<file path="design/flow/config.mk">
export PLATFORM = sky130hd
export DESIGN_NAME = Top
export DESIGN_NICKNAME = Top
export VERILOG_FILES = /design/flow/design.v
export SDC_FILE = /design/flow/constraint.sdc
export NUM_CORES = 4
export LEC_CHECK = 0
export CAP_MARGIN = 20
export CORE_MARGIN = 2
export CORE_UTILIZATION = 66
export CTS_CLUSTER_DIAMETER = 119
export PLACE_DENSITY_LB_ADDON = 0.19
export SLEW_MARGIN = 20
</file>
<file path="design/flow/constraint.sdc">
create_clock -name core_clock -period 4.5 [get_ports {clock}]
set_input_delay 0.9000 -clock core_clock [delete_from_list [all_inputs] [get_ports {clock}]]
set_output_delay 0.9000 -clock core_clock [all_outputs]
set_load 0.01 [all_outputs]
</file>
<file path="design/flow/design.v">
module mcs_bridge(
  input  [31:0] io_io_address,
  input         io_io_addr_strobe,
  input  [31:0] io_io_write_data,
  input         io_io_write_strobe,
  input  [3:0]  io_io_byte_enable,
  output [31:0] io_io_read_data,
  input         io_io_read_strobe,
  output        io_fp_video_cs,
                io_fp_mmio_cs,
                io_fp_write,
                io_fp_read,
  output [20:0] io_fp_addr,
  output [31:0] io_fp_wr_data,
  input  [31:0] io_fp_rd_data
);
  wire mcs_bridge_enable = io_io_address[31:24] == 8'hC0;
  assign io_io_read_data = io_fp_rd_data;
  assign io_fp_video_cs = mcs_bridge_enable & io_io_address[23];
  assign io_fp_mmio_cs = mcs_bridge_enable & ~(io_io_address[23]);
  assign io_fp_write = io_io_write_strobe;
  assign io_fp_read = io_io_read_strobe;
  assign io_fp_addr = io_io_address[22:2];
  assign io_fp_wr_data = io_io_write_data;
endmodule
module mmio_controller(
  input               io_fp_video_cs,
                      io_fp_mmio_cs,
                      io_fp_write,
                      io_fp_read,
  input  [20:0]       io_fp_addr,
  input  [31:0]       io_fp_wr_data,
  output [31:0]       io_fp_rd_data,
  output [63:0]       io_slot_cs,
  output [63:0][4:0]  io_slot_reg_addr,
  output [63:0][31:0] io_slot_write_data,
  output [63:0]       io_slot_write,
  input  [63:0][31:0] io_slot_read_data,
  output [63:0]       io_slot_read
);
  assign io_fp_rd_data = io_fp_read ? io_slot_read_data[io_fp_addr[10:5]] : 32'h0;
  assign io_slot_cs = io_fp_mmio_cs ? 64'h1 << io_fp_addr[10:5] : 64'h0;
  assign io_slot_reg_addr = {64{io_fp_addr[4:0]}};
  assign io_slot_write_data = {64{io_fp_wr_data}};
  assign io_slot_write = {64{io_fp_write}};
  assign io_slot_read = {64{io_fp_read}};
endmodule
module GPO(
  input                                          clock,
                                                 reset,
  input  [4:0]                                   slot_io_address,
  output [31:0]                                  slot_io_rd_data,
  input  [31:0]                                  slot_io_wr_data,
  input                                          slot_io_read,
                                                 slot_io_write,
                                                 slot_io_cs,
  output [15:0]                                  io
);
  reg [15:0] buf_gpo;
  always @(posedge clock) begin
    if (reset)
      buf_gpo <= 16'h0;
    else if (slot_io_write & slot_io_cs)
      buf_gpo <= slot_io_wr_data[15:0];
  end  
  assign slot_io_rd_data = {16'h0, buf_gpo};
  assign io = buf_gpo;
endmodule
module GPI(
  input         clock,
                reset,
  input  [4:0]  slot_io_address,
  output [31:0] slot_io_rd_data,
  input  [31:0] slot_io_wr_data,
  input         slot_io_read,
                slot_io_write,
                slot_io_cs,
  input  [15:0] io_data_in
);
  reg [31:0] buf_in;
  always @(posedge clock) begin
    if (reset)
      buf_in <= 32'h0;
    else
      buf_in <= {16'h0, io_data_in};
  end  
  assign slot_io_rd_data = buf_in;
endmodule
module timer(
  input         clock,
                reset,
  input  [4:0]  slot_io_address,
  output [31:0] slot_io_rd_data,
  input  [31:0] slot_io_wr_data,
  input         slot_io_read,
                slot_io_write,
                slot_io_cs
);
  reg [63:0] count;
  reg [31:0] config_reg;
  wire        wr_en = slot_io_write & slot_io_cs;
  always @(posedge clock) begin
    if (reset) begin
      count <= 64'h0;
      config_reg <= 32'h0;
    end
    else begin
      if (config_reg[0])
        count <= 64'h0;
      else if (wr_en & slot_io_address == 5'h1)
        count[31:0] <= slot_io_wr_data;
      else if (wr_en & slot_io_address == 5'h2)
        count[63:32] <= slot_io_wr_data;
      else if (config_reg[1])
        count <= count + 64'h1;
      if (slot_io_write & slot_io_cs & ~(|slot_io_address))
        config_reg <= slot_io_wr_data;
    end
  end  
  assign slot_io_rd_data =
    (|slot_io_address)
      ? (slot_io_address == 5'h1
           ? count[31:0]
           : slot_io_address == 5'h2 ? count[63:32] : 32'h0)
      : config_reg;
endmodule
module SevSegDisplay(
  input         clock,
                reset,
                io_enable_7seg,
  input  [31:0] io_display_data,
  output [7:0]  io_anode_select,
  output [6:0]  io_segs
);
  reg  [15:0]      anode_prescaler_c_value;
  reg  [2:0]       count;
  wire [7:0]       _GEN = io_enable_7seg ? ~(8'h1 << count) : 8'h1;
  wire [3:0]       digit =
    _GEN == 8'hFE
      ? io_display_data[3:0]
      : _GEN == 8'hFD
          ? io_display_data[7:4]
          : _GEN == 8'hFB
              ? io_display_data[11:8]
              : _GEN == 8'hF7
                  ? io_display_data[15:12]
                  : _GEN == 8'hEF
                      ? io_display_data[19:16]
                      : _GEN == 8'hDF
                          ? io_display_data[23:20]
                          : _GEN == 8'hBF
                              ? io_display_data[27:24]
                              : _GEN == 8'h7F ? io_display_data[31:28] : 4'h0;
  wire [6:0]       _GEN_0 = {3'h0, digit != 4'hE, 3'h6};
  wire [15:0][6:0] _GEN_1 =
    {{_GEN_0},
     {_GEN_0},
     {7'h21},
     {7'h46},
     {7'h3},
     {7'h8},
     {7'h10},
     {7'h0},
     {7'h78},
     {7'h2},
     {7'h12},
     {7'h19},
     {7'h30},
     {7'h24},
     {7'h79},
     {7'h40}};
  wire             anode_prescaler_wrap_wrap = anode_prescaler_c_value == 16'h9C3F;
  always @(posedge clock) begin
    if (reset) begin
      anode_prescaler_c_value <= 16'h0;
      count <= 3'h0;
    end
    else if (reset) begin
      anode_prescaler_c_value <= 16'h0;
      count <= 3'h0;
    end
    else begin
      if (io_enable_7seg) begin
        if (anode_prescaler_wrap_wrap)
          anode_prescaler_c_value <= 16'h0;
        else
          anode_prescaler_c_value <= anode_prescaler_c_value + 16'h1;
      end
      if (~reset & io_enable_7seg & anode_prescaler_wrap_wrap)
        count <= count + 3'h1;
    end
  end  
  assign io_anode_select = _GEN;
  assign io_segs = _GEN_1[digit];
endmodule
module SevSegDisplay_core(
  input                                                               clock,
                                                                      reset,
  input  [4:0]                                                        slot_io_address,
  output [31:0]                                                       slot_io_rd_data,
  input  [31:0]                                                       slot_io_wr_data,
  input                                                               slot_io_read,
                                                                      slot_io_write,
                                                                      slot_io_cs,
  output [14:0]                                                       io
);
  wire [7:0]  _seg7_io_anode_select;
  wire [6:0]  _seg7_io_segs;
  reg  [31:0] config_reg;
  wire        _GEN = slot_io_address == 5'h0;
  reg  [31:0] display_data;
  wire        _GEN_0 = slot_io_address == 5'h1;
  wire        wr_en = slot_io_write & slot_io_cs;
  always @(posedge clock) begin
    if (reset) begin
      config_reg <= 32'h0;
      display_data <= 32'h0;
    end
    else begin
      if (_GEN & wr_en)
        config_reg <= slot_io_wr_data;
      if (_GEN_0 & wr_en)
        display_data <= slot_io_wr_data;
    end
  end  
  SevSegDisplay seg7 (
    .clock           (clock),
    .reset           (reset),
    .io_enable_7seg  (config_reg[0]),
    .io_display_data (display_data),
    .io_anode_select (_seg7_io_anode_select),
    .io_segs         (_seg7_io_segs)
  );
  assign slot_io_rd_data = _GEN_0 ? display_data : _GEN ? config_reg : 32'h0;
  assign io = {_seg7_io_anode_select, _seg7_io_segs};
endmodule
module mmio_subsystem(
  input         clock,
                reset,
                io_fp_video_cs,
                io_fp_mmio_cs,
                io_fp_write,
                io_fp_read,
  input  [20:0] io_fp_addr,
  input  [31:0] io_fp_wr_data,
  output [31:0] io_fp_rd_data,
  input  [15:0] io_data_in,
  output [15:0] io_data_out,
  output [7:0]  io_anode_assert,
  output [6:0]  io_segs
);
  wire [31:0]       _sevenSegDisplay_slot_io_rd_data;
  wire [14:0]       _sevenSegDisplay_io;
  wire [31:0]       _timer_slot_io_rd_data;
  wire [31:0]       _gpi_slot_io_rd_data;
  wire [31:0]       _gpo_slot_io_rd_data;
  wire [15:0]       _gpo_io;
  wire [63:0]       _mmioController_io_slot_cs;
  wire [63:0][4:0]  _mmioController_io_slot_reg_addr;
  wire [63:0][31:0] _mmioController_io_slot_write_data;
  wire [63:0]       _mmioController_io_slot_write;
  wire [63:0]       _mmioController_io_slot_read;
  mmio_controller mmioController (
    .io_fp_video_cs     (io_fp_video_cs),
    .io_fp_mmio_cs      (io_fp_mmio_cs),
    .io_fp_write        (io_fp_write),
    .io_fp_read         (io_fp_read),
    .io_fp_addr         (io_fp_addr),
    .io_fp_wr_data      (io_fp_wr_data),
    .io_fp_rd_data      (io_fp_rd_data),
    .io_slot_cs         (_mmioController_io_slot_cs),
    .io_slot_reg_addr   (_mmioController_io_slot_reg_addr),
    .io_slot_write_data (_mmioController_io_slot_write_data),
    .io_slot_write      (_mmioController_io_slot_write),
    .io_slot_read_data
      ({{32'hFFFFFFFF},
        {32'hFFFFFFFF},
        {32'hFFFFFFFF},
        {32'hFFFFFFFF},
        {32'hFFFFFFFF},
        {32'hFFFFFFFF},
        {32'hFFFFFFFF},
        {32'hFFFFFFFF},
        {32'hFFFFFFFF},
        {32'hFFFFFFFF},
        {32'hFFFFFFFF},
        {32'hFFFFFFFF},
        {32'hFFFFFFFF},
        {32'hFFFFFFFF},
        {32'hFFFFFFFF},
        {32'hFFFFFFFF},
        {32'hFFFFFFFF},
        {32'hFFFFFFFF},
        {32'hFFFFFFFF},
        {32'hFFFFFFFF},
        {32'hFFFFFFFF},
        {32'hFFFFFFFF},
        {32'hFFFFFFFF},
        {32'hFFFFFFFF},
        {32'hFFFFFFFF},
        {32'hFFFFFFFF},
        {32'hFFFFFFFF},
        {32'hFFFFFFFF},
        {32'hFFFFFFFF},
        {32'hFFFFFFFF},
        {32'hFFFFFFFF},
        {32'hFFFFFFFF},
        {32'hFFFFFFFF},
        {32'hFFFFFFFF},
        {32'hFFFFFFFF},
        {32'hFFFFFFFF},
        {32'hFFFFFFFF},
        {32'hFFFFFFFF},
        {32'hFFFFFFFF},
        {32'hFFFFFFFF},
        {32'hFFFFFFFF},
        {32'hFFFFFFFF},
        {32'hFFFFFFFF},
        {32'hFFFFFFFF},
        {32'hFFFFFFFF},
        {32'hFFFFFFFF},
        {32'hFFFFFFFF},
        {32'hFFFFFFFF},
        {32'hFFFFFFFF},
        {32'hFFFFFFFF},
        {32'hFFFFFFFF},
        {32'hFFFFFFFF},
        {32'hFFFFFFFF},
        {32'hFFFFFFFF},
        {32'hFFFFFFFF},
        {32'hFFFFFFFF},
        {32'hFFFFFFFF},
        {32'hFFFFFFFF},
        {32'hFFFFFFFF},
        {32'hFFFFFFFF},
        {_sevenSegDisplay_slot_io_rd_data},
        {_timer_slot_io_rd_data},
        {_gpi_slot_io_rd_data},
        {_gpo_slot_io_rd_data}}),
    .io_slot_read       (_mmioController_io_slot_read)
  );
  GPO gpo (
    .clock           (clock),
    .reset           (reset),
    .slot_io_address (_mmioController_io_slot_reg_addr[6'h0]),
    .slot_io_rd_data (_gpo_slot_io_rd_data),
    .slot_io_wr_data (_mmioController_io_slot_write_data[6'h0]),
    .slot_io_read    (_mmioController_io_slot_read[0]),
    .slot_io_write   (_mmioController_io_slot_write[0]),
    .slot_io_cs      (_mmioController_io_slot_cs[0]),
    .io              (_gpo_io)
  );
  GPI gpi (
    .clock           (clock),
    .reset           (reset),
    .slot_io_address (_mmioController_io_slot_reg_addr[6'h1]),
    .slot_io_rd_data (_gpi_slot_io_rd_data),
    .slot_io_wr_data (_mmioController_io_slot_write_data[6'h1]),
    .slot_io_read    (_mmioController_io_slot_read[1]),
    .slot_io_write   (_mmioController_io_slot_write[1]),
    .slot_io_cs      (_mmioController_io_slot_cs[1]),
    .io_data_in      (io_data_in)
  );
  timer timer (
    .clock           (clock),
    .reset           (reset),
    .slot_io_address (_mmioController_io_slot_reg_addr[6'h2]),
    .slot_io_rd_data (_timer_slot_io_rd_data),
    .slot_io_wr_data (_mmioController_io_slot_write_data[6'h2]),
    .slot_io_read    (_mmioController_io_slot_read[2]),
    .slot_io_write   (_mmioController_io_slot_write[2]),
    .slot_io_cs      (_mmioController_io_slot_cs[2])
  );
  SevSegDisplay_core sevenSegDisplay (
    .clock           (clock),
    .reset           (reset),
    .slot_io_address (_mmioController_io_slot_reg_addr[6'h3]),
    .slot_io_rd_data (_sevenSegDisplay_slot_io_rd_data),
    .slot_io_wr_data (_mmioController_io_slot_write_data[6'h3]),
    .slot_io_read    (_mmioController_io_slot_read[3]),
    .slot_io_write   (_mmioController_io_slot_write[3]),
    .slot_io_cs      (_mmioController_io_slot_cs[3]),
    .io              (_sevenSegDisplay_io)
  );
  assign io_data_out = _gpo_io;
  assign io_anode_assert = _sevenSegDisplay_io[14:7];
  assign io_segs = _sevenSegDisplay_io[6:0];
endmodule
module Top(
  input         clock,
                reset,
  input  [31:0] io_address,
  input         io_addr_strobe,
  input  [31:0] io_write_data,
  input         io_write_strobe,
  input  [3:0]  io_byte_enable,
  input         io_read_strobe,
  output [31:0] io_read_data,
  input  [15:0] sw,
  output [15:0] led,
  output [7:0]  anode_assert,
  output [6:0]  segs
);
  wire [31:0] _mmioSubsystem_io_fp_rd_data;
  wire        _mcsBridge_io_fp_video_cs;
  wire        _mcsBridge_io_fp_mmio_cs;
  wire        _mcsBridge_io_fp_write;
  wire        _mcsBridge_io_fp_read;
  wire [20:0] _mcsBridge_io_fp_addr;
  wire [31:0] _mcsBridge_io_fp_wr_data;
  mcs_bridge mcsBridge (
    .io_io_address      (io_address),
    .io_io_addr_strobe  (io_addr_strobe),
    .io_io_write_data   (io_write_data),
    .io_io_write_strobe (io_write_strobe),
    .io_io_byte_enable  (io_byte_enable),
    .io_io_read_data    (io_read_data),
    .io_io_read_strobe  (io_read_strobe),
    .io_fp_video_cs     (_mcsBridge_io_fp_video_cs),
    .io_fp_mmio_cs      (_mcsBridge_io_fp_mmio_cs),
    .io_fp_write        (_mcsBridge_io_fp_write),
    .io_fp_read         (_mcsBridge_io_fp_read),
    .io_fp_addr         (_mcsBridge_io_fp_addr),
    .io_fp_wr_data      (_mcsBridge_io_fp_wr_data),
    .io_fp_rd_data      (_mmioSubsystem_io_fp_rd_data)
  );
  mmio_subsystem mmioSubsystem (
    .clock           (clock),
    .reset           (reset),
    .io_fp_video_cs  (_mcsBridge_io_fp_video_cs),
    .io_fp_mmio_cs   (_mcsBridge_io_fp_mmio_cs),
    .io_fp_write     (_mcsBridge_io_fp_write),
    .io_fp_read      (_mcsBridge_io_fp_read),
    .io_fp_addr      (_mcsBridge_io_fp_addr),
    .io_fp_wr_data   (_mcsBridge_io_fp_wr_data),
    .io_fp_rd_data   (_mmioSubsystem_io_fp_rd_data),
    .io_data_in      (sw),
    .io_data_out     (led),
    .io_anode_assert (anode_assert),
    .io_segs         (segs)
  );
endmodule
</file>
<file path="design/flow/run.sh">
#!/bin/bash
# the make line also repeats each setting of config.mk as NAME=value (left out here)
make -C /OpenROAD-flow-scripts/flow DESIGN_CONFIG=/design/flow/config.mk WORK_HOME=/design/flow/orfs CLKGATE_MAP_FILE= finish
</file>
==> results_dict.tcl, run 1 <==
# yosys + openroad results
set metrics [dict create \
    status "complete, but fails checks" \
    violatedChecks "negative setup slack" \
    yosysTopAreaCell "dfxtp_1" \
    syn_inst 1558 \
    fp-row-count 48 \
    antenna_found_initial 0 \
    die-area_sq_um 18800 \
    tightest_slew_ns 1.02 \
    clockPowerShare_pct 49.1 \
    ir_drop_mv 0.330 \
    global_route.usage.total_pct 43.4 \
    critPathBufInv 5 \
    edf_count 0 \
    min_path_type "reg -> reg" \
    slowest_stage "or3_4" \
    via_per_inst 6.86 \
    p_total_mw 4.28 \
    drt-initial-drc-count 2036 \
    grt_pass1_vias 11890 \
    worstSetupPathType "reg -> out" \
    grt_setup_unrepaired "true" \
    p_comb_share_pct 7.0 \
    worst_setup_path_start_kind "flop" \
    fin_crit_ns 4.57 \
    worstPathCellList "inv_1 -> ha_4 -> nor3b_4 -> buf_4 -> nand3_1 -> a31oi_1 -> a211oi_1 -> or3_4 -> inv_1 -> ha_1 -> inv_1 -> nor2_1 -> a21oi_1 -> o22ai_1 -> clkdlybuf4s15_1" \
    ys_cells 1558 \
    synth_adder_area_share_pct 1.39 \
    slew-limit-headroom_pct 32.3 \
    cp-endpoint "segs[5]" \
    route.detailed.drc 0 \
    wl_um 41800 \
    period_used_pct 102 \
    reg2regPathDepth 7 \
    ys_ff 211 \
    final_nets 1754 \
    flop_area_sq_um 4230 \
    r2r-end "mmioSubsystem.timer.count[57]" \
    end_kind "output pin" \
    swShare_pct 22.8 \
    warnings 52 \
    cts_root_buffer "clkbuf_16" \
    syn_area_per_cell_sq_um 7.51 \
    drtAntennaViolNets 0 \
    fin_tns_setup_ns -0.104 \
    timing.rr.start "mmioSubsystem.timer.count[35]" \
    cts_tree "built" \
    required_ns 3.60 \
    htreeDepth 1 \
    ys_chip_area_sq_um 11700 \
    ys_sh_aoi_pct 22.0 \
    ys.flop_type "dfxtp_1" \
    hold_end "mmioSubsystem.sevenSegDisplay.config_reg[21]" \
    power_combinational_mw 0.302 \
    maxCapViolations 0 \
    synthTopLogicFamily "simple AND/OR/NAND/NOR gates" \
    synthArstFlopShare_pct 0 \
    p_int_mw 3.31 \
    cp.depth 15 \
    holdPathStages 2 \
    r2r_slack_ns 1.58 \
    fin_hold_ws_ns 0.452 \
    clk_latency_ns 0.52 \
    slew_violations 0 \
    portBuffers 134 \
    worstPathMaxFanout 12 \
    cp_data_arrival_time_ns 3.67 \
    maxPowerGroup "the clock network" \
    clock_path_buffers 3 \
    p_leak_nw 4.93 \
    synth_seq_share_pct 36.1 \
    clock-sinks 211 \
    gp_congestion 0.990 \
    synth.distinct_cells 70 \
    worst_slack_ns -0.0688 \
    setup_violations 2 \
    yosysWarnings 5 \
    fmax_ghz 0.219 \
    pg_clk_mw 2.10 \
    seq-power_mw 1.88 \
    topCellsByArea "dfxtp_1, nand2_1, a21oi_1" \
    hold_viol 0 \
    wire_per_inst_um 22.1 \
    pwr-share-seq_pct 43.9 \
    ys_sh_mux_pct 3.70 \
    crit_family "simple AND/OR/NAND/NOR gates" \
    drtPass1Iterations 6 \
    cts-buffers-inserted 23 \
    common_cells "nand2_1, dfxtp_1, a21oi_1, clkbuf_1, nor2_1" \
    grt_max_degree 81 \
    clock_skew_ns 0.0147 \
    grt-ovfl-total 0 \
    max_stage_delay_ns 0.41 \
    power_density_nw_per_um2 298 \
    crit_top_cell "inv_1" \
    fp_util_pct 67.6 \
    startpoint "mmioSubsystem.sevenSegDisplay.seg7.count[0]" \
    nFillCells 1059 \
    die_x_um 137 \
    p_sw_mw 0.975 \
    comb_area_sq_um 7130 \
    fp.dieH_um 137 \
    simple_gate_share_pct 28.7 \
    netlist_area_sq_um 11700 \
    vias 13000 \
    syn_nets 1660 \
    pin_count 152 \
    hold_start "mmioSubsystem.sevenSegDisplay.config_reg[21]" \
    top_area_share_pct 36.1 \
    xor_share_pct 3.44 \
    yosysMostFrequentCell "nand2_1" \
    placed_area_sq_um 13300 \
    dp_slack_ns 0.0142 \
    fin_area_sq_um 14400 \
    core_sq_um 17300 \
    dpl.hpwl_um 27300 \
    path_clk_slew_ns 0.06 \
    area_delta_synth_final_pct 22.8 \
    grt_pass1_wl_um 63800 \
]
[per-layer routing]
layer / share of wire [%] / global-route usage (%) / vias up / wire length (um)
li1: - / - / 5729 / -
met1: 36 / 56.0 / 5905 / 14900
met2: 43 / 65.7 / 1101 / 17900
met3: 13 / 10.1 / 265 / 5640
met4: 7.9 / 26.8 / 0 / 3280
met5: 0 / 0 / - / 0
[stage by stage]
stage | utilization (%) | std cells
finish | 83.0 | 1894
detailed placement | 76.8 | 1843
floorplan | - | 1558
CTS | 82.2 | 1891
global route | 83.0 | 1893
global placement | 76.8 | 1843
[layout make-up]
class	instances	area share, %
Sequential cell	211	29.4
Clock inverter	13	1.55
Inverter	18	0.470
Multi-Input combinational cell	1206	49.6
Timing Repair Buffer	192	12.7
Clock buffer	28	4.21
Antenna cell	1	0.0174
Tap cell	225	1.96
[what timing repair did]
item                                    CTS  global route
endpoints found under the setup margin    9            14
hold buffers                              0             0
pin swaps                                 6             5
gates resized                            26            32
buffers inserted                          7             2
==> run 2, diff against run 1 <==
- CAP_MARGIN: 20 -> 0
- CORE_UTILIZATION: 66 -> 67
- CTS_CLUSTER_DIAMETER: 119 -> 30
- CTS_CLUSTER_SIZE: unset -> 33
- PLACE_DENSITY_LB_ADDON: 0.19 -> unset
- SETUP_SLACK_MARGIN: unset -> 1.09
- clock period: 4.5 -> 3.69 ns (I/O delays scaled with it)
==> run 2 against run 1 <==
Effect of this change:
- the flow now stops in 5_1_grt
- synthesized cell count stayed put
- die size is 1.4% lower
- area after synthesis stayed put
==> results_dict.tcl, run 2 <==
# collected from the flow reports
set metrics [dict create \
    status "stopped before the end" \
    lastStage "5_1_grt" \
    error_line "[ERROR DPL-0038] Utilization greater than 100%, impossible to legalize" \
    simple_gate_share_pct 28.7 \
    pin_count 152 \
    top_area_share_pct 36.1 \
    portBuffers 134 \
    clock-sinks 211 \
    dp_slack_ns -0.305 \
    yosysWarnings 5 \
    ys_sh_mux_pct 3.70 \
    synthTopLogicFamily "simple AND/OR/NAND/NOR gates" \
    common_cells "nand2_1, dfxtp_1, a21oi_1, clkbuf_1, nor2_1" \
    fp.dieH_um 136 \
    dpl.hpwl_um 29000 \
    ys_cells 1558 \
    edf_count 0 \
    ys_chip_area_sq_um 11700 \
    fp-row-count 48 \
    core_sq_um 17200 \
    die_x_um 136 \
    clock_path_buffers 3 \
    syn_inst 1558 \
    xor_share_pct 3.44 \
    synth.distinct_cells 70 \
    yosysMostFrequentCell "nand2_1" \
    ys_ff 211 \
    cts_root_buffer "clkbuf_16" \
    die-area_sq_um 18500 \
    htreeDepth 2 \
    gp_congestion 1.01 \
    placed_area_sq_um 13800 \
    netlist_area_sq_um 11700 \
    synth_seq_share_pct 36.1 \
    ys_sh_aoi_pct 22.0 \
    yosysTopAreaCell "dfxtp_1" \
    syn_nets 1660 \
    synth_adder_area_share_pct 1.39 \
    fp_util_pct 68.1 \
    ys.flop_type "dfxtp_1" \
    topCellsByArea "dfxtp_1, nand2_1, a21oi_1" \
    syn_area_per_cell_sq_um 7.51 \
    cts-buffers-inserted 41 \
    synthArstFlopShare_pct 0 \
]
[run 2: repair_timing]
action,4_1_cts
hold buffers,0
endpoints found under the setup margin,223
setup buffers,41
gates cloned,6
pin swaps,87
gates resized,393
[run 2: through the flow]
stage / instances / TNS, ns / power, mW / hold WS, ns
floorplan: 1558 / 0 / 2.49 / 0.432
global placement: 1887 / -7.63 / 2.70 / 0.438
detailed placement: 1887 / -9.80 / 2.71 / 0.445
CTS: 2008 / -2.52 / 6.31 / 0.450
==> run 3, diff against run 2 <==
- CAP_MARGIN: 0 -> 20
- CORE_UTILIZATION: 67 -> 59
- CTS_CLUSTER_DIAMETER: 30 -> unset
- CTS_CLUSTER_SIZE: 33 -> unset
- SETUP_SLACK_MARGIN: 1.09 -> unset
- clock period: 3.69 -> 2.98 ns (I/O delays scaled with it)
==> run 3 against run 2 <==
Effect of this change:
- the layout now fails its checks (negative setup slack)
- die size up 13%
- synthesized cell count unchanged
- area after synthesis stayed put
==> results_dict.tcl, run 3 <==
# yosys + openroad results
set metrics [dict create \
    common_cells "nand2_1, dfxtp_1, a21oi_1, clkbuf_1, nor2_1" \
    yosysMostFrequentCell "nand2_1" \
    dpl.hpwl_um 29900 \
    fin_area_sq_um 15400 \
    synthArstFlopShare_pct 0 \
    fmax_ghz 0.255 \
    fin_crit_ns 3.93 \
    cp-endpoint "segs[3]" \
    worstSetupPathType "reg -> out" \
    worst_setup_path_start_kind "flop" \
    reg2regPathDepth 6 \
    die-area_sq_um 21000 \
    clockPowerShare_pct 49.0 \
    antenna_found_initial 0 \
    crit_family "simple AND/OR/NAND/NOR gates" \
    grt-ovfl-total 0 \
    pin_count 152 \
    ys_chip_area_sq_um 11700 \
    timing.rr.start "mmioSubsystem.timer.count[35]" \
    slowest_stage "or4bb_4" \
    grt_setup_unrepaired "true" \
    xor_share_pct 3.44 \
    pg_clk_mw 3.17 \
    hold_start "mmioSubsystem.sevenSegDisplay.config_reg[18]" \
    wire_per_inst_um 21.3 \
    clock_path_buffers 3 \
    gp_congestion 0.976 \
    r2r_slack_ns 0.15 \
    dp_slack_ns -0.858 \
    setup_violations 14 \
    cts_tree "built" \
    p_leak_nw 5.49 \
    area_delta_synth_final_pct 32.0 \
    ys_ff 211 \
    power_density_nw_per_um2 419 \
    clock-sinks 211 \
    htreeDepth 1 \
    cp.depth 14 \
    fp-row-count 51 \
    hold_viol 0 \
    swShare_pct 23.0 \
    route.detailed.drc 0 \
    warnings 56 \
    ys_sh_mux_pct 3.70 \
    netlist_area_sq_um 11700 \
    hold_end "mmioSubsystem.sevenSegDisplay.config_reg[18]" \
    required_ns 2.38 \
    end_kind "output pin" \
    path_clk_slew_ns 0.06 \
    cts_root_buffer "clkbuf_16" \
    pwr-share-seq_pct 43.9 \
    p_total_mw 6.46 \
    via_per_inst 6.46 \
    tightest_slew_ns 0.739 \
    top_area_share_pct 36.1 \
    grt_pass1_wl_um 65300 \
    slew-limit-headroom_pct 50.7 \
    utilization_pct 79.3 \
    violatedChecks "negative setup slack" \
    worst_slack_ns -0.946 \
    cp_data_arrival_time_ns 3.33 \
    min_path_type "reg -> reg" \
    drtAntennaViolNets 0 \
    syn_area_per_cell_sq_um 7.51 \
    holdPathStages 2 \
    maxCapViolations 0 \
    edf_count 0 \
    num_antenna_cells 0 \
    fp.dieH_um 145 \
    drtPass1Iterations 6 \
    critPathBufInv 4 \
    ys_cells 1558 \
    r2r-end "mmioSubsystem.timer.count[55]" \
    status "complete, but fails checks" \
    synth_seq_share_pct 36.1 \
    global_route.usage.total_pct 39.9 \
    worstPathCellList "buf_4 -> ha_4 -> buf_6 -> or4bb_4 -> nor3_2 -> a31oi_1 -> a211oi_2 -> or3_4 -> buf_4 -> ha_2 -> nor2_4 -> a21o_1 -> a22oi_1 -> buf_2" \
    clk_latency_ns 0.52 \
    p_sw_mw 1.49 \
    topCellsByArea "dfxtp_1, nand2_1, a21oi_1" \
    drt-initial-drc-count 1444 \
    wl_um 43400 \
    syn_inst 1558 \
    vias 13136 \
    synth.distinct_cells 70 \
    portBuffers 134 \
    period_used_pct 132 \
    ir_drop_mv 0.404 \
    crit_top_cell "buf_4" \
    die_x_um 145 \
    maxPowerGroup "the clock network" \
    ys.flop_type "dfxtp_1" \
    yosysTopAreaCell "dfxtp_1" \
    seq-power_mw 2.84 \
    p_comb_share_pct 7.2 \
    placed_area_sq_um 14300 \
    core_sq_um 19500 \
    fp_util_pct 60.1 \
    cts-buffers-inserted 24 \
    p_int_mw 4.97 \
    worstPathMaxFanout 11 \
    startpoint "mmioSubsystem.sevenSegDisplay.seg7.count[0]" \
    slew_violations 0 \
    syn_nets 1660 \
    max_stage_delay_ns 0.54 \
    final_nets 1852 \
    ys_sh_aoi_pct 22.0 \
    synth_adder_area_share_pct 1.39 \
    power_combinational_mw 0.463 \
    simple_gate_share_pct 28.7 \
    yosysWarnings 5 \
    grt_max_degree 68 \
    clock_skew_ns 0.0119 \
    fin_hold_ws_ns 0.451 \
    grt_pass1_vias 11976 \
    synthTopLogicFamily "simple AND/OR/NAND/NOR gates" \
]
## run 3: layer usage
layer	vias to the layer above	wire length (um)	global-route usage (%)
met4	0	2660	20.1
met5	-	0	0
met1	6082	16500	53.2
met2	952	19000	62.6
li1	5925	-	-
met3	177	5110	6.75
## run 3: final cells by class
cell class / count / area [sq um]
fillers: 1331 / 4030
multi-input cells: 1206 / 7370
inverters: 18 / 70.1
flip-flops and latches: 211 / 4240
well taps: 265 / 332
repair buffers: 289 / 2580
clock buffers: 32 / 682
clock inverters: 11 / 161
## run 3: timing repair
action | 4_1_cts | 5_1_grt
resized | 209 | 76
hold buffers | 0 | 0
buffers inserted | 10 | 9
cloned | 1 | 1
endpoints found under the setup margin | 39 | 38
pin swaps | 34 | 34
## run 3: per-stage QoR
step | instances | setup TNS, ns
2_1_floorplan | 1558 | -0.883
3_3_place_gp | 1971 | -34.51
3_5_place_dp | 1971 | -41.77
4_1_cts | 2025 | -6.40
5_1_grt | 2032 | -7.43
6_report | 2032 | -6.46
==> run 4, diff against run 3 <==
- ABC_AREA: unset -> 1
- CELL_PAD_IN_SITES_GLOBAL_PLACEMENT: unset -> 3
- CORE_ASPECT_RATIO: unset -> 1.95
- CORE_UTILIZATION: 59 -> 40
- CTS_CLUSTER_DIAMETER: unset -> 241
- CTS_CLUSTER_SIZE: unset -> 100
- HOLD_SLACK_MARGIN: unset -> -0.1
- SETUP_SLACK_MARGIN: unset -> 0.05
- TNS_END_PERCENT: unset -> 10
- clock period: 2.98 -> 4.5 ns (I/O delays scaled with it)
==> run 4 against run 3 <==
Effect of this change:
- the run now fails in 3_1_place_gp_skip_io
- area after synthesis rose by 7.8%
- synthesized cell count rose by 26%
- die size rose by 58%
==> results_dict.tcl, run 4 <==
# collected from the flow reports
set metrics [dict create \
    common_cells "nand2_1, inv_1, a21oi_1, dfxtp_1, nor2_1" \
    syn_area_per_cell_sq_um 6.41 \
    edf_count 0 \
    core_sq_um 31000 \
    top_area_share_pct 33.5 \
    netlist_area_sq_um 12600 \
    synthTopLogicFamily "simple AND/OR/NAND/NOR gates" \
    lastStage "3_1_place_gp_skip_io" \
    ys_sh_mux_pct 0 \
    syn_inst 1965 \
    yosysWarnings 5 \
    fp-row-count 90 \
    ys_cells 1965 \
    synthArstFlopShare_pct 0 \
    synth_seq_share_pct 33.5 \
    error_line "[ERROR GPL-0301] Utilization 101.903 % exceeds 100%." \
    ys_chip_area_sq_um 12600 \
    yosysMostFrequentCell "nand2_1" \
    syn_nets 2067 \
    die-area_sq_um 33000 \
    xor_share_pct 1.67 \
    fp.dieH_um 252 \
    fp_util_pct 40.7 \
    ys.flop_type "dfxtp_1" \
    synth_adder_area_share_pct 1.29 \
    synth.distinct_cells 43 \
    yosysTopAreaCell "dfxtp_1" \
    status "stopped before the end" \
    ys_ff 211 \
    simple_gate_share_pct 27.5 \
    ys_sh_aoi_pct 23.6 \
    topCellsByArea "dfxtp_1, nand2_1, inv_1" \
    die_x_um 131 \
]
==> run 5, diff against run 4 <==
- ABC_AREA: 1 -> unset
- CELL_PAD_IN_SITES_GLOBAL_PLACEMENT: 3 -> unset
- CORE_ASPECT_RATIO: 1.95 -> unset
- CTS_CLUSTER_DIAMETER: 241 -> unset
- CTS_CLUSTER_SIZE: 100 -> unset
- HOLD_SLACK_MARGIN: -0.1 -> unset
- SETUP_SLACK_MARGIN: 0.05 -> unset
- TNS_END_PERCENT: 10 -> unset
- clock period: 4.5 -> 7.21 ns (I/O delays scaled with it)
==> run 5 against run 4 <==
Effect of this change:
- now clean on timing, DRC and antenna
- synthesized cell count decreased by 21%
- die size decreased by 7.3%
- area after synthesis decreased by 7.2%
==> results_dict.tcl, run 5 <==
# yosys + openroad results
set metrics [dict create \
    status "complete, no violations" \
    end_kind "output pin" \
    slew_violations 0 \
    ys_ff 211 \
    worstPathMaxFanout 15 \
    cts_tree "built" \
    swShare_pct 23.8 \
    slew-limit-headroom_pct 30.7 \
    period_used_pct 88.5 \
    worstPathCellList "inv_1 -> ha_1 -> nor4b_2 -> nand3_1 -> nand3_1 -> nor3_1 -> o32ai_1 -> inv_1 -> ha_1 -> inv_1 -> a21oi_1 -> mux2_2 -> clkdlybuf4s50_1" \
    crit_family "simple AND/OR/NAND/NOR gates" \
    hold_viol 0 \
    hold_start "mmioSubsystem.sevenSegDisplay.config_reg[3]" \
    synth_adder_area_share_pct 1.39 \
    pwr-share-seq_pct 45.4 \
    synthTopLogicFamily "simple AND/OR/NAND/NOR gates" \
    synth_seq_share_pct 36.1 \
    fp_util_pct 40.6 \
    fin_hold_ws_ns 0.451 \
    grt_setup_unrepaired "false" \
    maxCapViolations 0 \
    p_leak_nw 4.65 \
    path_clk_slew_ns 0.06 \
    fin_crit_ns 6.38 \
    clock_path_buffers 3 \
    pg_clk_mw 1.23 \
    cts_resized 0 \
    fp-row-count 62 \
    synth.distinct_cells 70 \
    p_sw_mw 0.614 \
    clock_skew_ns 0.0126 \
    common_cells "nand2_1, dfxtp_1, a21oi_1, clkbuf_1, nor2_1" \
    r2r_slack_ns 4.37 \
    maxPowerGroup "the clock network" \
    startpoint "mmioSubsystem.sevenSegDisplay.seg7.count[2]" \
    fp.dieH_um 175 \
    clock-sinks 211 \
    dp.cells 1978 \
    yosysWarnings 5 \
    edf_count 0 \
    clk_latency_ns 0.54 \
    p_comb_share_pct 7.2 \
    vias 11858 \
    power_density_nw_per_um2 184 \
    syn_area_per_cell_sq_um 7.51 \
    htreeDepth 1 \
    fin_cells 2023 \
    die-area_sq_um 30600 \
    p_int_mw 1.97 \
    antenna_found_initial 0 \
    min_path_type "reg -> reg" \
    via_per_inst 5.86 \
    pin_count 152 \
    die_x_um 175 \
    cts_root_buffer "clkbuf_16" \
    gp_congestion 0.919 \
    core_sq_um 28800 \
    syn_nets 1660 \
    wl_um 41700 \
    drtPass1Iterations 6 \
    utilization_pct 48.8 \
    fin_area_sq_um 14000 \
    hold_end "mmioSubsystem.sevenSegDisplay.config_reg[3]" \
    setup_violations 0 \
    warnings 51 \
    cts-buffers-inserted 25 \
    portBuffers 134 \
    cp.depth 13 \
    clockPowerShare_pct 47.4 \
    cp-endpoint "segs[1]" \
    cp_data_arrival_time_ns 4.94 \
    topCellsByArea "dfxtp_1, nand2_1, a21oi_1" \
    crit_top_cell "inv_1" \
    synthArstFlopShare_pct 0 \
    syn_inst 1558 \
    ys_sh_aoi_pct 22.0 \
    holdPathStages 2 \
    drtAntennaViolNets 0 \
    post-cts-setup-buffer-count 0 \
    final_nets 1723 \
    wire_per_inst_um 20.6 \
    ir_drop_mv 0.126 \
    grt_max_degree 72 \
    worstSetupPathType "reg -> out" \
    worst_setup_path_start_kind "flop" \
    ys_cells 1558 \
    dpl.hpwl_um 29300 \
    placed_area_sq_um 13200 \
    tightest_slew_ns 1.04 \
    yosysTopAreaCell "dfxtp_1" \
    ys_sh_mux_pct 3.70 \
    slowest_stage "o32ai_1" \
    fin_tns_setup_ns 0 \
    drt-initial-drc-count 1213 \
    ys_chip_area_sq_um 11700 \
    ys.flop_type "dfxtp_1" \
    reg2regPathDepth 7 \
    top_area_share_pct 36.1 \
    required_ns 5.77 \
    max_stage_delay_ns 0.80 \
    route.detailed.drc 0 \
    nFillCells 2846 \
    power_combinational_mw 0.185 \
    global_route.usage.total_pct 26.4 \
    seq-power_mw 1.17 \
    simple_gate_share_pct 28.7 \
    fmax_ghz 0.157 \
    grt-ovfl-total 0 \
    xor_share_pct 3.44 \
    r2r-end "mmioSubsystem.timer.count[60]" \
    yosysMostFrequentCell "nand2_1" \
    grt_pass1_vias 10932 \
    netlist_area_sq_um 11700 \
    critPathBufInv 4 \
    num_antenna_cells 0 \
    cts_hold_buf 0 \
    timing.rr.start "mmioSubsystem.timer.count[0]" \
    grt_pass1_wl_um 63900 \
    area_delta_synth_final_pct 20.0 \
]
-- run 5: area by class of cell --
type / count / area [sq um] / share of cell area, %
clock inverters: 3 / 18.8 / 0.134
clock buffers: 42 / 769 / 5.48
repair buffers: 159 / 1520 / 10.9
multi-input cells: 1206 / 6950 / 49.5
well taps: 384 / 480 / 3.42
flip-flops and latches: 211 / 4220 / 30.1
inverters: 18 / 67.6 / 0.481
-- run 5: metal layers --
metal  wire length (um)  vias to the layer above  GRT usage [%]
met5                  0                        -              0
met4               1010                        0           6.18
met3               3030                       73           4.29
met2              19100                      421           42.4
met1              18500                     5699           37.3
li1                   -                     5665              -
-- run 5: through the flow --
stage	setup WS, ns	power, mW
3_5_place_dp	1.19	1.38
6_report	0.826	2.58
2_1_floorplan	2.48	1.27
4_1_cts	0.845	2.60
3_3_place_gp	1.15	1.38
5_1_grt	0.408	2.65
==> run 6, diff against run 5 <==
- CAP_MARGIN: 20 -> 0
- CORE_UTILIZATION: 40 -> 71
- CTS_CLUSTER_SIZE: unset -> 33
- clock period: 7.21 -> 3.96 ns (I/O delays scaled with it)
==> run 6 against run 5 <==
Effect of this change:
- the flow now stops in 5_1_grt
- synthesized cell count unchanged
- die size fell by 43%
- area after synthesis stayed put
==> results_dict.tcl, run 6 <==
# collected from the flow reports
set metrics [dict create \
    yosysMostFrequentCell "nand2_1" \
    gp_congestion 1.05 \
    syn_area_per_cell_sq_um 7.51 \
    synth_adder_area_share_pct 1.39 \
    die_x_um 132 \
    fp.dieH_um 132 \
    simple_gate_share_pct 28.7 \
    clock-sinks 211 \
    edf_count 0 \
    htreeDepth 1 \
    core_sq_um 16000 \
    synthArstFlopShare_pct 0 \
    ys_chip_area_sq_um 11700 \
    top_area_share_pct 36.1 \
    topCellsByArea "dfxtp_1, nand2_1, a21oi_1" \
    clock_path_buffers 3 \
    cts-buffers-inserted 22 \
    dpl.hpwl_um 28900 \
    dp.cells 1874 \
    fp_util_pct 73.1 \
    common_cells "nand2_1, dfxtp_1, a21oi_1, clkbuf_1, nor2_1" \
    ys_cells 1558 \
    status "stopped before the end" \
    dp_slack_ns -0.358 \
    cts_root_buffer "clkbuf_16" \
    netlist_area_sq_um 11700 \
    ys_sh_aoi_pct 22.0 \
    error_line "[ERROR GRT-0232] Routing congestion too high. Check the congestion heatmap in the GUI." \
    portBuffers 134 \
    syn_inst 1558 \
    ys_sh_mux_pct 3.70 \
    xor_share_pct 3.44 \
    yosysWarnings 5 \
    ys.flop_type "dfxtp_1" \
    lastStage "5_1_grt" \
    syn_nets 1660 \
    global_route.usage.total_pct 82.3 \
    ys_ff 211 \
    synth.distinct_cells 70 \
    pin_count 152 \
    yosysTopAreaCell "dfxtp_1" \
    die-area_sq_um 17500 \
    synth_seq_share_pct 36.1 \
    synthTopLogicFamily "simple AND/OR/NAND/NOR gates" \
    fp-row-count 46 \
    grt-ovfl-total 159 \
]
==> run 6: timing repair <==
item,in CTS
endpoints found under the setup margin,39
buffers inserted,17
pin swaps,28
hold buffers,0
gates resized,143
cloned,0
==> run 6: through the flow <==
stage / hold slack, ns / cell area, sq um
2_1_floorplan: 0.432 / 11700
3_3_place_gp: 0.438 / 13600
3_5_place_dp: 0.443 / 13600
4_1_cts: 0.452 / 14900
==> run 6: per-layer routing <==
metal  GRT usage, %  GRT overflow
met1           81.5             2
met3           67.3             3
met5           35.6             0
met4           87.7            90
met2           96.6            64
==> run 7, diff against run 6 <==
- CAP_MARGIN: 0 -> 20
- CELL_PAD_IN_SITES_GLOBAL_PLACEMENT: unset -> 0
- CORE_UTILIZATION: 71 -> 72
- CTS_CLUSTER_DIAMETER: unset -> 197
- CTS_CLUSTER_SIZE: 33 -> unset
- MAX_ROUTING_LAYER: unset -> met5
- MIN_ROUTING_LAYER: unset -> met1
- PLACE_DENSITY_LB_ADDON: unset -> 0.04
- SETUP_SLACK_MARGIN: unset -> 0.51
- clock period: 3.96 -> 1.73 ns (I/O delays scaled with it)
==> run 7 against run 6 <==
Effect of this change:
- the run fails in 3_5_place_dp
- area after synthesis unchanged
- die size shrank 1.3%
- synthesized cell count unchanged
==> results_dict.tcl, run 7 <==
# collected from the flow reports
set metrics [dict create \
    status "stopped before the end" \
    lastStage "3_5_place_dp" \
    error_line "[ERROR DPL-0033] detailed placement checks failed during check placement." \
    yosysTopAreaCell "dfxtp_1" \
    fp.dieH_um 131 \
    edf_count 0 \
    ys_sh_mux_pct 3.70 \
    synth_seq_share_pct 36.1 \
    synth_adder_area_share_pct 1.39 \
    ys_chip_area_sq_um 11700 \
    yosysWarnings 5 \
    syn_inst 1558 \
    xor_share_pct 3.44 \
    topCellsByArea "dfxtp_1, nand2_1, a21oi_1" \
    syn_nets 1660 \
    synthArstFlopShare_pct 0 \
    fp_util_pct 73.6 \
    ys_sh_aoi_pct 22.0 \
    yosysMostFrequentCell "nand2_1" \
    fp-row-count 46 \
    synth.distinct_cells 70 \
    core_sq_um 15900 \
    synthTopLogicFamily "simple AND/OR/NAND/NOR gates" \
    ys_cells 1558 \
    gp_congestion 1.09 \
    die_x_um 131 \
    ys.flop_type "dfxtp_1" \
    pin_count 152 \
    portBuffers 134 \
    die-area_sq_um 17300 \
    common_cells "nand2_1, dfxtp_1, a21oi_1, clkbuf_1, nor2_1" \
    ys_ff 211 \
    simple_gate_share_pct 28.7 \
    netlist_area_sq_um 11700 \
    top_area_share_pct 36.1 \
    syn_area_per_cell_sq_um 7.51 \
]
run 7: metrics by stage:
| step | setup TNS (ns) | area, sq um | hold WS, ns | cells | worst slack (ns) |
|---|---|---|---|---|---|
| floorplan | -103.17 | 12500 | 0.432 | 1558 | -1.19 |
| global placement | -216.51 | 15800 | 0.441 | 2092 | -1.70 |
==> run 8, diff against run 7 <==
- ABC_AREA: unset -> 1
- CELL_PAD_IN_SITES_GLOBAL_PLACEMENT: 0 -> unset
- CORE_ASPECT_RATIO: unset -> 0.5
- CORE_UTILIZATION: 72 -> 68
- CTS_CLUSTER_DIAMETER: 197 -> 353
- CTS_CLUSTER_SIZE: unset -> 96
- MAX_ROUTING_LAYER: met5 -> unset
- MIN_ROUTING_LAYER: met1 -> unset
- PLACE_DENSITY: unset -> 0.39
- PLACE_DENSITY_LB_ADDON: 0.04 -> unset
- SETUP_SLACK_MARGIN: 0.51 -> 0.81
- clock period: 1.73 -> 2.78 ns (I/O delays scaled with it)
==> run 8 against run 7 <==
Effect of this change:
- the flow stops in 5_1_grt
- area after synthesis is 7.8% higher
- synthesized cell count is 26% higher
- die size is 14% higher
==> results_dict.tcl, run 8 <==
# collected from the flow reports
set metrics [dict create \
    top_area_share_pct 33.5 \
    fp_util_pct 69.0 \
    synth_adder_area_share_pct 1.29 \
    ys_sh_aoi_pct 23.6 \
    dp.cells 2336 \
    xor_share_pct 1.67 \
    error_line "[ERROR GRT-0116] Global routing finished with congestion. Check the congestion regions in the DRC Viewer." \
    netlist_area_sq_um 12600 \
    cts-buffers-inserted 6 \
    yosysTopAreaCell "dfxtp_1" \
    yosysWarnings 5 \
    fp-row-count 35 \
    cts_hold_buf 0 \
    synth_seq_share_pct 33.5 \
    ys_sh_mux_pct 0 \
    edf_count 0 \
    ys_ff 211 \
    cts_root_buffer "clkbuf_16" \
    syn_inst 1965 \
    yosysMostFrequentCell "nand2_1" \
    clock-sinks 211 \
    ys.flop_type "dfxtp_1" \
    dp_slack_ns -0.790 \
    placed_area_sq_um 15200 \
    clock_path_buffers 3 \
    common_cells "nand2_1, inv_1, a21oi_1, dfxtp_1, nor2_1" \
    status "stopped before the end" \
    syn_area_per_cell_sq_um 6.41 \
    synth.distinct_cells 43 \
    syn_nets 2067 \
    lastStage "5_1_grt" \
    core_sq_um 18300 \
    ys_cells 1965 \
    topCellsByArea "dfxtp_1, nand2_1, inv_1" \
    pin_count 152 \
    portBuffers 134 \
    global_route.usage.total_pct 78.1 \
    synthTopLogicFamily "simple AND/OR/NAND/NOR gates" \
    simple_gate_share_pct 27.5 \
    ys_chip_area_sq_um 12600 \
    gp_congestion 1.19 \
    htreeDepth 1 \
    synthArstFlopShare_pct 0 \
    die-area_sq_um 19700 \
    die_x_um 197 \
    dpl.hpwl_um 36800 \
    grt-ovfl-total 21 \
    fp.dieH_um 100 \
]
## run 8: layer usage
layer	GRT usage (%)	overflow
met3	67.6	1
met4	71.2	7
met1	78.5	2
met5	36.0	0
met2	94.0	11
## run 8: timing repair
| item | 4_1_cts |
|---|---|
| pin swaps | 109 |
| cloned | 9 |
| buffers inserted | 53 |
| setup endpoints to repair | 190 |
| resized | 574 |
==> run 9, diff against run 8 <==
- ABC_AREA: 1 -> unset
- CELL_PAD_IN_SITES_GLOBAL_PLACEMENT: unset -> 0
- CORE_ASPECT_RATIO: 0.5 -> unset
- CORE_UTILIZATION: 68 -> 71
- CTS_CLUSTER_DIAMETER: 353 -> unset
- CTS_CLUSTER_SIZE: 96 -> unset
- HOLD_SLACK_MARGIN: unset -> -0.08
- MAX_ROUTING_LAYER: unset -> met4
- MIN_ROUTING_LAYER: unset -> met1
- PLACE_DENSITY: 0.39 -> unset
- SETUP_SLACK_MARGIN: 0.81 -> unset
- clock period: 2.78 -> 3.82 ns (I/O delays scaled with it)
==> run 9 against run 8 <==
Effect of this change:
- now fails the layout checks on negative setup slack
- area after synthesis fell by 7.2%
- die size fell by 11%
- synthesized cell count fell by 21%
==> results_dict.tcl, run 9 <==
# yosys + openroad results
set metrics [dict create \
    ys_chip_area_sq_um 11700 \
    fp_util_pct 73.1 \
    via_per_inst 7.82 \
    grt-ovfl-total 0 \
    power_combinational_mw 0.389 \
    cts-buffers-inserted 23 \
    die_x_um 132 \
    syn_nets 1660 \
    setup_violations 20 \
    yosysWarnings 5 \
    clock-sinks 211 \
    maxPowerGroup "the clock network" \
    required_ns 3.06 \
    warnings 56 \
    syn_inst 1558 \
    global_route.usage.total_pct 57.1 \
    synthTopLogicFamily "simple AND/OR/NAND/NOR gates" \
    ys_sh_aoi_pct 22.0 \
    r2r_slack_ns 0.65 \
    cp_data_arrival_time_ns 4.19 \
    synth_adder_area_share_pct 1.39 \
    min_path_type "reg -> reg" \
    ys_ff 211 \
    common_cells "nand2_1, dfxtp_1, a21oi_1, clkbuf_1, nor2_1" \
    synth.distinct_cells 70 \
    clk_latency_ns 0.54 \
    worstPathCellList "buf_6 -> clkinvlp_4 -> ha_4 -> nor3b_2 -> buf_4 -> buf_4 -> nand4_1 -> nand3_1 -> nor3_2 -> o32ai_2 -> inv_1 -> ha_4 -> nor3_2 -> a31o_4 -> buf_6" \
    simple_gate_share_pct 28.7 \
    grt_max_degree 74 \
    seq-power_mw 2.21 \
    pwr-share-seq_pct 44.2 \
    clockPowerShare_pct 48.0 \
    cts_root_buffer "clkbuf_16" \
    dpl.hpwl_um 28800 \
    antenna_found_initial 6 \
    edf_count 0 \
    holdPathStages 2 \
    worst_slack_ns -1.14 \
    clock_skew_ns 0.0324 \
    r2r-end "mmioSubsystem.timer.count[40]" \
    startpoint "mmioSubsystem.sevenSegDisplay.seg7.count[0]" \
    pg_clk_mw 2.40 \
    p_comb_share_pct 7.8 \
    timing.rr.start "mmioSubsystem.timer.count[9]" \
    swShare_pct 24.3 \
    yosysMostFrequentCell "nand2_1" \
    slew_violations 0 \
    maxCapViolations 0 \
    status "complete, but fails checks" \
    hold_end "mmioSubsystem.sevenSegDisplay.config_reg[19]" \
    wire_per_inst_um 28.7 \
    ys_sh_mux_pct 3.70 \
    p_int_mw 3.79 \
    fin_tns_setup_ns -7.82 \
    violatedChecks "negative setup slack" \
    grt_pass1_vias 13600 \
    xor_share_pct 3.44 \
    tightest_slew_ns 1.18 \
    area_delta_synth_final_pct 27.0 \
    path_clk_slew_ns 0.06 \
    slew-limit-headroom_pct 20.6 \
    ir_drop_mv 0.482 \
    grt_pass1_wl_um 76700 \
    core_sq_um 16000 \
    p_leak_nw 5.23 \
    period_used_pct 130 \
    synth_seq_share_pct 36.1 \
    ys.flop_type "dfxtp_1" \
    critPathBufInv 6 \
    netlist_area_sq_um 11700 \
    wl_um 55500 \
    ys_cells 1558 \
    top_area_share_pct 36.1 \
    fp-row-count 46 \
    hold_start "mmioSubsystem.sevenSegDisplay.config_reg[19]" \
    reg2regPathDepth 7 \
    grt_setup_unrepaired "true" \
    cp.depth 15 \
    route.detailed.drc 0 \
    hold_viol 0 \
    cp-endpoint "segs[2]" \
    drtAntennaViolNets 0 \
    syn_area_per_cell_sq_um 7.51 \
    die-area_sq_um 17500 \
    max_stage_delay_ns 0.45 \
    slowest_stage "nor3_2" \
    worst_setup_path_start_kind "flop" \
    crit_family "simple AND/OR/NAND/NOR gates" \
    worstPathMaxFanout 11 \
    fmax_ghz 0.202 \
    vias 15130 \
    worstSetupPathType "reg -> out" \
    power_density_nw_per_um2 337 \
    p_sw_mw 1.22 \
    topCellsByArea "dfxtp_1, nand2_1, a21oi_1" \
    portBuffers 134 \
    fp.dieH_um 132 \
    gp_congestion 1.08 \
    drtPass1Iterations 13 \
    cts_tree "built" \
    clock_path_buffers 3 \
    final_nets 1801 \
    yosysTopAreaCell "dfxtp_1" \
    pin_count 152 \
    fin_crit_ns 4.96 \
    utilization_pct 92.9 \
    htreeDepth 1 \
    synthArstFlopShare_pct 0 \
    drt-initial-drc-count 4074 \
    end_kind "output pin" \
]
-- run 9: per-stage QoR --
step	total power, mW	std cells	setup WS, ns	hold slack (ns)	instance area [sq um]
floorplan	2.40	1558	0.0169	0.432	11700
global placement	2.60	1878	-0.340	0.438	13600
detailed placement	2.61	1878	-0.448	0.443	13600
CTS	4.88	1925	-0.304	0.452	14600
global route	5.02	1934	-1.25	0.470	14900
finish	5.00	1934	-1.14	0.459	14900
-- run 9: final cells by class --
| class | instances | area (sq um) |
|---|---|---|
| Antenna cell | 6 | 15.0 |
| Clock buffer | 28 | 624 |
| Clock inverter | 10 | 158 |
| Fill cell | 566 | 1140 |
| Inverter | 18 | 71.3 |
| Multi-Input combinational cell | 1206 | 7280 |
| Sequential cell | 211 | 4230 |
| Tap cell | 216 | 270 |
| Timing Repair Buffer | 239 | 2210 |
-- run 9: repair_timing --
| action | in CTS | in global routing |
|---|---|---|
| cloned | 0 | 0 |
| hold buffers | 0 | 0 |
| pin swaps | 16 | 9 |
| endpoints found under the setup margin | 39 | 22 |
| buffers inserted | 9 | 3 |
| hold endpoints to repair | 0 | 0 |
| resized | 123 | 51 |
-- run 9: layer usage --
| metal | GRT usage (%) | share of wire, % |
|---|---|---|
| met3 | 23.6 | 18 |
| met5 | - | 0 |
| met1 | 63.7 | 30 |
| met4 | 44.1 | 13 |
| met2 | 80.9 | 39 |
==> run 10, diff against run 9 <==
- CELL_PAD_IN_SITES_GLOBAL_PLACEMENT: 0 -> unset
- CORE_UTILIZATION: 71 -> 60
- HOLD_SLACK_MARGIN: -0.08 -> unset
- MAX_ROUTING_LAYER: met4 -> unset
- MIN_ROUTING_LAYER: met1 -> unset
- clock period: 3.82 -> 3.42 ns (I/O delays scaled with it)
==> run 10 against run 9 <==
Effect of this change:
- the layout still fails its checks (negative setup slack)
- final cell count up 2.7%
- die size rose by 18%
- sequential cell count stayed put
- global-route usage fell by 18 points
- first-iteration DRC count fell by 68%
- synthesized cell count is the same
- non-clock buffer count is 8 higher
- area after synthesis did not move
- setup slack improved by 0.62 ns
- worst hold slack worse by 0.045 ns
- utilization fell by 15 points
==> results_dict.tcl, run 10 <==
# yosys + openroad results
set metrics [dict create \
    seq-power_mw 2.47 \
    maxPowerGroup "the clock network" \
    slew-limit-headroom_pct 45.2 \
    p_int_mw 4.18 \
    r2r-end "mmioSubsystem.timer.count[57]" \
    grt-ovfl-total 0 \
    core_sq_um 19300 \
    swShare_pct 23.1 \
    utilization_pct 77.5 \
    clock-sinks 211 \
    path_clk_slew_ns 0.06 \
    area_delta_synth_final_pct 27.7 \
    die_x_um 144 \
    fp.dieH_um 144 \
    setup_violations 7 \
    end_kind "output pin" \
    ys_sh_aoi_pct 22.0 \
    fin_area_sq_um 14900 \
    warnings 55 \
    dpl.hpwl_um 28400 \
    grt_setup_unrepaired "true" \
    min_path_type "in -> reg" \
    grt_max_degree 70 \
    fp-row-count 51 \
    grt_pass1_vias 11704 \
    syn_area_per_cell_sq_um 7.51 \
    clockPowerShare_pct 47.3 \
    gp_congestion 0.962 \
    ys_ff 211 \
    crit_top_cell "ha_4" \
    common_cells "nand2_1, dfxtp_1, a21oi_1, clkbuf_1, nor2_1" \
    fin_hold_ws_ns 0.415 \
    power_combinational_mw 0.393 \
    vias 12798 \
    clock_path_buffers 3 \
    ys_chip_area_sq_um 11700 \
    num_antenna_cells 0 \
    grt_pass1_wl_um 63000 \
    worstSetupPathType "reg -> out" \
    worst_slack_ns -0.523 \
    die-area_sq_um 20600 \
    top_area_share_pct 36.1 \
    yosysTopAreaCell "dfxtp_1" \
    slew_violations 0 \
    max_stage_delay_ns 0.43 \
    power_density_nw_per_um2 364 \
    simple_gate_share_pct 28.7 \
    status "complete, but fails checks" \
    worst_setup_path_start_kind "flop" \
    fmax_ghz 0.254 \
    syn_nets 1660 \
    drtAntennaViolNets 0 \
    wire_per_inst_um 20.6 \
    yosysMostFrequentCell "nand2_1" \
    reg2regPathDepth 7 \
    critPathBufInv 3 \
    cp.depth 13 \
    drtPass1Iterations 6 \
    tightest_slew_ns 0.822 \
    synth_adder_area_share_pct 1.39 \
    r2r_slack_ns 0.56 \
    violatedChecks "negative setup slack" \
    ir_drop_mv 0.439 \
    cts_root_buffer "clkbuf_16" \
    antenna_found_initial 0 \
    synth.distinct_cells 70 \
    route.detailed.drc 0 \
    maxCapViolations 0 \
    p_leak_nw 5.22 \
    netlist_area_sq_um 11700 \
    cp-endpoint "segs[4]" \
    syn_inst 1558 \
    edf_count 0 \
    clk_latency_ns 0.52 \
    yosysWarnings 5 \
    clock_skew_ns 0.0116 \
    via_per_inst 6.44 \
    ys_cells 1558 \
    ys_sh_mux_pct 3.70 \
    synthArstFlopShare_pct 0 \
    hold_viol 0 \
    pg_clk_mw 2.57 \
    xor_share_pct 3.44 \
    ys.flop_type "dfxtp_1" \
    required_ns 2.74 \
    p_sw_mw 1.26 \
    p_comb_share_pct 7.2 \
    worstPathMaxFanout 5 \
    fp_util_pct 60.7 \
    cts-buffers-inserted 23 \
    synth_seq_share_pct 36.1 \
    pwr-share-seq_pct 45.5 \
    startpoint "mmioSubsystem.sevenSegDisplay.seg7.count[0]" \
    timing.rr.start "mmioSubsystem.timer.count[35]" \
    worstPathCellList "ha_4 -> ha_4 -> buf_6 -> nor3b_4 -> nand4_1 -> a31oi_1 -> a211oi_1 -> or3_4 -> buf_6 -> ha_4 -> or3b_4 -> o211ai_1 -> buf_2" \
    drt-initial-drc-count 1284 \
    crit_family "simple AND/OR/NAND/NOR gates" \
    topCellsByArea "dfxtp_1, nand2_1, a21oi_1" \
    final_nets 1809 \
    wl_um 41000 \
    p_total_mw 5.44 \
    fin_crit_ns 3.94 \
    period_used_pct 115 \
    placed_area_sq_um 13800 \
    portBuffers 134 \
    cts_tree "built" \
    synthTopLogicFamily "simple AND/OR/NAND/NOR gates" \
    htreeDepth 1 \
    slowest_stage "or3_4" \
    hold_start "reset" \
    hold_end "mmioSubsystem.timer.config_reg[0]" \
    pin_count 152 \
    global_route.usage.total_pct 38.8 \
    holdPathStages 2 \
    cp_data_arrival_time_ns 3.26 \
]
-- run 10: layout make-up --
| class | count | area, sq um |
|---|---|---|
| Sequential cell | 211 | 4230 |
| Multi-Input combinational cell | 1206 | 7280 |
| Clock buffer | 31 | 646 |
| Fill cell | 1486 | 4330 |
| Timing Repair Buffer | 247 | 2250 |
| Tap cell | 265 | 332 |
| Clock inverter | 9 | 128 |
| Inverter | 18 | 75.1 |
-- run 10: per-layer routing --
layer	global-route usage [%]	up-vias	wire length (um)
li1	-	5861	-
met1	52.2	5961	15900
met2	60.4	816	18300
met3	5.53	160	4240
met4	20.7	0	2520
met5	0	-	0
-- run 10: metrics by stage --
stage / instances / setup TNS [ns] / setup WS [ns]
3_5_place_dp: 1928 / -20.79 / -0.656
2_1_floorplan: 1558 / 0 / 0.0117
6_report: 1987 / -3.29 / -0.523
4_1_cts: 1981 / -3.48 / -0.551
3_3_place_gp: 1928 / -20.35 / -0.624
5_1_grt: 1987 / -4.22 / -0.657
-- run 10: repair_timing --
item | 4_1_cts | 5_1_grt
resized | 151 | 63
cloned | 1 | 0
endpoints found under the setup margin | 39 | 34
buffers inserted | 12 | 6
hold buffers | 0 | 0
pin swaps | 27 | 18
==> run 11, diff against run 10 <==
- CELL_PAD_IN_SITES_DETAIL_PLACEMENT: unset -> 0
- CELL_PAD_IN_SITES_GLOBAL_PLACEMENT: unset -> 1
- CORE_UTILIZATION: 60 -> 69
- CTS_CLUSTER_DIAMETER: unset -> 388
- GPL_TIMING_DRIVEN: unset -> 0
- MAX_ROUTING_LAYER: unset -> met5
- MIN_ROUTING_LAYER: unset -> met1
- SETUP_SLACK_MARGIN: unset -> 1.39
- TNS_END_PERCENT: unset -> 65
- clock period: 3.42 -> 6.14 ns (I/O delays scaled with it)
==> run 11 against run 10 <==
Effect of this change:
- the flow now stops in 3_1_place_gp_skip_io
- die size is 13% lower
- synthesized cell count did not move
- area after synthesis did not move
==> results_dict.tcl, run 11 <==
# collected from the flow reports
set metrics [dict create \
    die-area_sq_um 18000 \
    yosysWarnings 5 \
    ys.flop_type "dfxtp_1" \
    die_x_um 134 \
    fp-row-count 47 \
    core_sq_um 16600 \
    syn_nets 1660 \
    synth_adder_area_share_pct 1.39 \
    ys_cells 1558 \
    netlist_area_sq_um 11700 \
    syn_area_per_cell_sq_um 7.51 \
    synth_seq_share_pct 36.1 \
    ys_sh_mux_pct 3.70 \
    syn_inst 1558 \
    error_line "[ERROR GPL-0301] Utilization 110.590 % exceeds 100%." \
    synthTopLogicFamily "simple AND/OR/NAND/NOR gates" \
    topCellsByArea "dfxtp_1, nand2_1, a21oi_1" \
    fp_util_pct 70.5 \
    lastStage "3_1_place_gp_skip_io" \
    ys_ff 211 \
    ys_chip_area_sq_um 11700 \
    status "stopped before the end" \
    fp.dieH_um 134 \
    synthArstFlopShare_pct 0 \
    xor_share_pct 3.44 \
    synth.distinct_cells 70 \
    edf_count 0 \
    simple_gate_share_pct 28.7 \
    yosysTopAreaCell "dfxtp_1" \
    yosysMostFrequentCell "nand2_1" \
    common_cells "nand2_1, dfxtp_1, a21oi_1, clkbuf_1, nor2_1" \
    top_area_share_pct 36.1 \
    ys_sh_aoi_pct 22.0 \
]
Power is estimated from default activity; no workload was simulated.
